==> job 1361 <==
Design top, start of the top module:
module top #(
    parameter D_WIDTH = 16,
    parameter Q_BITS  = 13
)(
  input logic [D_WIDTH - 1 : 0] angle_in,
  input logic signed [D_WIDTH - 1 : 0] currA_in,
  input logic signed [D_WIDTH - 1 : 0] currB_in,
  input logic signed [D_WIDTH - 1 : 0] currC_in,
  input logic signed [D_WIDTH - 1 : 0] currT_in,
  input logic        [D_WIDTH - 1 : 0] periodTop,
  output logic pwmA_out,
  output logic pwmB_out,
  output logic pwmC_out,
  input logic signed [D_WIDTH - 1 : 0]  kpd, kpq,
  input logic signed [D_WIDTH - 1 : 0]  kid, kiq,
  input logic clear_pid,
  input  logic clk,
  input  logic rstb,
  input  logic valid,
  output logic ready
);
  reg [         15 : 0] angle_r;
  reg [D_WIDTH - 1 : 0] currA_r;
  reg [D_WIDTH - 1 : 0] currB_r;
  reg [D_WIDTH - 1 : 0] currC_r;
  reg [D_WIDTH - 1 : 0] currT_r;
  reg [         15 : 0] periodTop_r;
  reg [4:0]             state;
  reg  [D_WIDTH - 1 : 0] a_in_matmul;
  reg  [D_WIDTH - 1 : 0] b_in_matmul;
  reg  [1:0]             op_in_matmul;
  wire [D_WIDTH - 1 : 0] a_out_matmul;
  wire [D_WIDTH - 1 : 0] b_out_matmul;
  reg [D_WIDTH - 1 : 0] c_out_calc;
  reg [D_WIDTH - 1 : 0] park_d_r, park_q_r;
  reg [D_WIDTH - 1 : 0] va_r, vb_r;
  wire    cordic_out_valid;
  wire    matmul_out_valid;
  wire    pid_d_out_valid;
  wire    pid_q_out_valid;
  wire    svm_out_valid;
  reg     cordic_done;
  reg     clarke_done;
  reg     pid_d_done;
  reg     pid_q_done;
  wire    [         15 : 0] sin, cos;
  wire    [D_WIDTH - 1 : 0] pid_d_out, pid_q_out;
  reg     start_cordic;
  reg     start_matmul;
  reg     start_PID;
  reg     start_svm;
  ...
export LEC_CHECK = 0
export ABC_AREA = 1
export CAP_MARGIN = 0
export CELL_PAD_IN_SITES_DETAIL_PLACEMENT = 0
export CORE_ASPECT_RATIO = 1.04
export CORE_MARGIN = 2
export CORE_UTILIZATION = 64
export CTS_CLUSTER_SIZE = 37
export MAX_ROUTING_LAYER = met5
export MIN_ROUTING_LAYER = met1
export PLACE_DENSITY_LB_ADDON = 0.04
export SLEW_MARGIN = 20
create_clock -name core_clock -period 12.3 [get_ports {clk}]
run.sh (not shown) runs the stock make flow with config.mk's settings and CLKGATE_MAP_FILE=.
==> job 3290 (differences from job 1361) <==
ABC_AREA = 0   (was 1)
CAP_MARGIN = 10   (was 0)
CORE_UTILIZATION = 72   (was 64)
CTS_CLUSTER_SIZE = not set   (was 37)
PLACE_DENSITY = 0.36   (was not set)
PLACE_DENSITY_LB_ADDON = not set   (was 0.04)
SETUP_SLACK_MARGIN = 1.11   (was not set)
==> flow/constraint.sdc (replaced) <==
create_clock -name core_clock -period 6.81 [get_ports {clk}]
set_input_delay 1.3620 -clock core_clock [delete_from_list [all_inputs] [get_ports {clk}]]
set_output_delay 1.3620 -clock core_clock [all_outputs]
set_load 0.01 [all_outputs]
==> notes <==
- Job 3290 finished but fails on negative setup slack. Job 1361 went through all stages and came out clean.
- Between job 3290 and job 1361, the lower synthesized cell count is in job 3290 (gap about 22%, measured against job 1361).
- Sequential power: job 1361 is lower than job 3290 (about 44%).
- Between job 3290 and job 1361, the lower worst hold slack is in job 3290 (gap 1.1 ps).
- Combinational power: job 3290 is smaller than job 1361 (83%).
- In job 3290 the count of clock-buffer cells in the layout is lower than in job 1361, by 10.
- Between job 3290 and job 1361, the lower setup slack is in job 3290 (gap 4300 ps).
- Register-to-register slack: job 3290 is lower than job 1361 (4300 ps).
- Against job 1361, the die size of job 3290 is smaller by about 17%.
- Between job 3290 and job 1361, the lower sequential share of layout area is in job 1361 (gap 0.086 points).
==> figures <==
quantity	job 3290	job 1361
Tmin final	7090 ps	8250 ps
Setup repair after global routing missed its margin	true	false
Met3 GRT Util	0.0721	0.0586
Skew-Pair Late Insertion Delay	730 ps	750 ps
TritonCTS buffer count	94	97
Power drawn by the clock network	0.00542 W	0.00315 W
XOR/XNOR share of the synthesized area	0.0398	0.0166
Worst-path maximum fanout	7	20
Combinational gate count	7276	9132
Well-tap cell count	1712	2100
Via count	76.7k	87.8k
Post-route setup TNS	-6480 ps	0 ps
Metal3 WL	21900 um	23400 um
Leakage power total	53.3 nW	57.8 nW
Die area	0.134 sq mm	0.161 sq mm
Outcome	failed layout checks	no timing/DRC/antenna violations
Layout check failures	negative setup slack	-
Number of ordinary inverters in the final layout	1729	2725
Length of routed met2 wiring	130000 um	139000 um
Power per cell area	105 mW/mm^2	101 mW/mm^2

==> run a <==
Starting RTL as in the previous note.
export LEC_CHECK = 0
export ABC_AREA = 0
export CAP_MARGIN = 10
export CELL_PAD_IN_SITES_DETAIL_PLACEMENT = 0
export CORE_ASPECT_RATIO = 1.04
export CORE_MARGIN = 2
export CORE_UTILIZATION = 72
export MAX_ROUTING_LAYER = met5
export MIN_ROUTING_LAYER = met1
export PLACE_DENSITY_LB_ADDON = 0.29
export SETUP_SLACK_MARGIN = 1.11
export SLEW_MARGIN = 20
create_clock -name core_clock -period 6.81 [get_ports {clk}]
==> run b (differences from run a) <==
==> flow/config.mk (replaced) <==
export PLATFORM = sky130hd
export DESIGN_NAME = top
export DESIGN_NICKNAME = top
export VERILOG_FILES = /design/flow/design.v
export SDC_FILE = /design/flow/constraint.sdc
export NUM_CORES = 4
export LEC_CHECK = 0
export CAP_MARGIN = 20
export CORE_MARGIN = 2
export CORE_UTILIZATION = 40
export GPL_ROUTABILITY_DRIVEN = 0
export HOLD_SLACK_MARGIN = 0.04
export SLEW_MARGIN = 20
==> flow/constraint.sdc (replaced) <==
create_clock -name core_clock -period 10.0 [get_ports {clk}]
set_input_delay 2.0000 -clock core_clock [delete_from_list [all_inputs] [get_ports {clk}]]
set_output_delay 2.0000 -clock core_clock [all_outputs]
set_load 0.01 [all_outputs]
==> deck_impl_summary.md <==
Run Summary

Status
  • Run status: failed layout checks
  • Layout Check Fails: setup timing

Power
  • Share of power burned in registers: 0.443
  • Switching Fraction: 0.252

Global routing
  • Gr usage total: 0.411
  • M2 GR Usage: 0.696
  • Met1 Track Usage GR: 0.488

Placed design
  • Place WS: -465 ps
  • Post-DP Area: 101000 sq um

Floorplanning
  • Die Width: 359 microns
  • Tap Cells: 1712

Finish
  • Fin cells: 12552

Routing
  • Antenna diode count: 2
  • Initial DRC count: 8860
  • DR pass1 iterations: 12

Worst setup path
  • Reg-to-Reg End: svm0.tA[14]$_DFFE_PN0N_
  • CP max-delay cell: fa_2

STA
  • Fmax: 140 MHz
  • Final setup vio count: 58
  • Post-route setup slack: -340 ps
(the above is from run a)
==> deck_impl_summary.md <==
Run Summary

Global routing
  • M2 GR Usage: 0.361
  • Gr usage total: 0.207
  • Met1 Track Usage GR: 0.271

STA
  • Fmax: 117 MHz
  • Final setup vio count: 0

Routing
  • Antenna diode count: 1
  • DR pass1 iterations: 8

Worst setup path
  • Reg-to-Reg End: matmul0.matmul_stage_inst.mult1[15]$_DFFE_PN0N_
  • CP max-delay cell: dfrtp_1

Status
  • Run status: no timing/DRC/antenna violations

Floorplanning
  • Die Width: 490 microns

Finish
  • Fin cells: 13439

Power
  • Switching Fraction: 0.243
(the above is from run b)
No activity file was given, so power comes from the tool's default toggle rates.
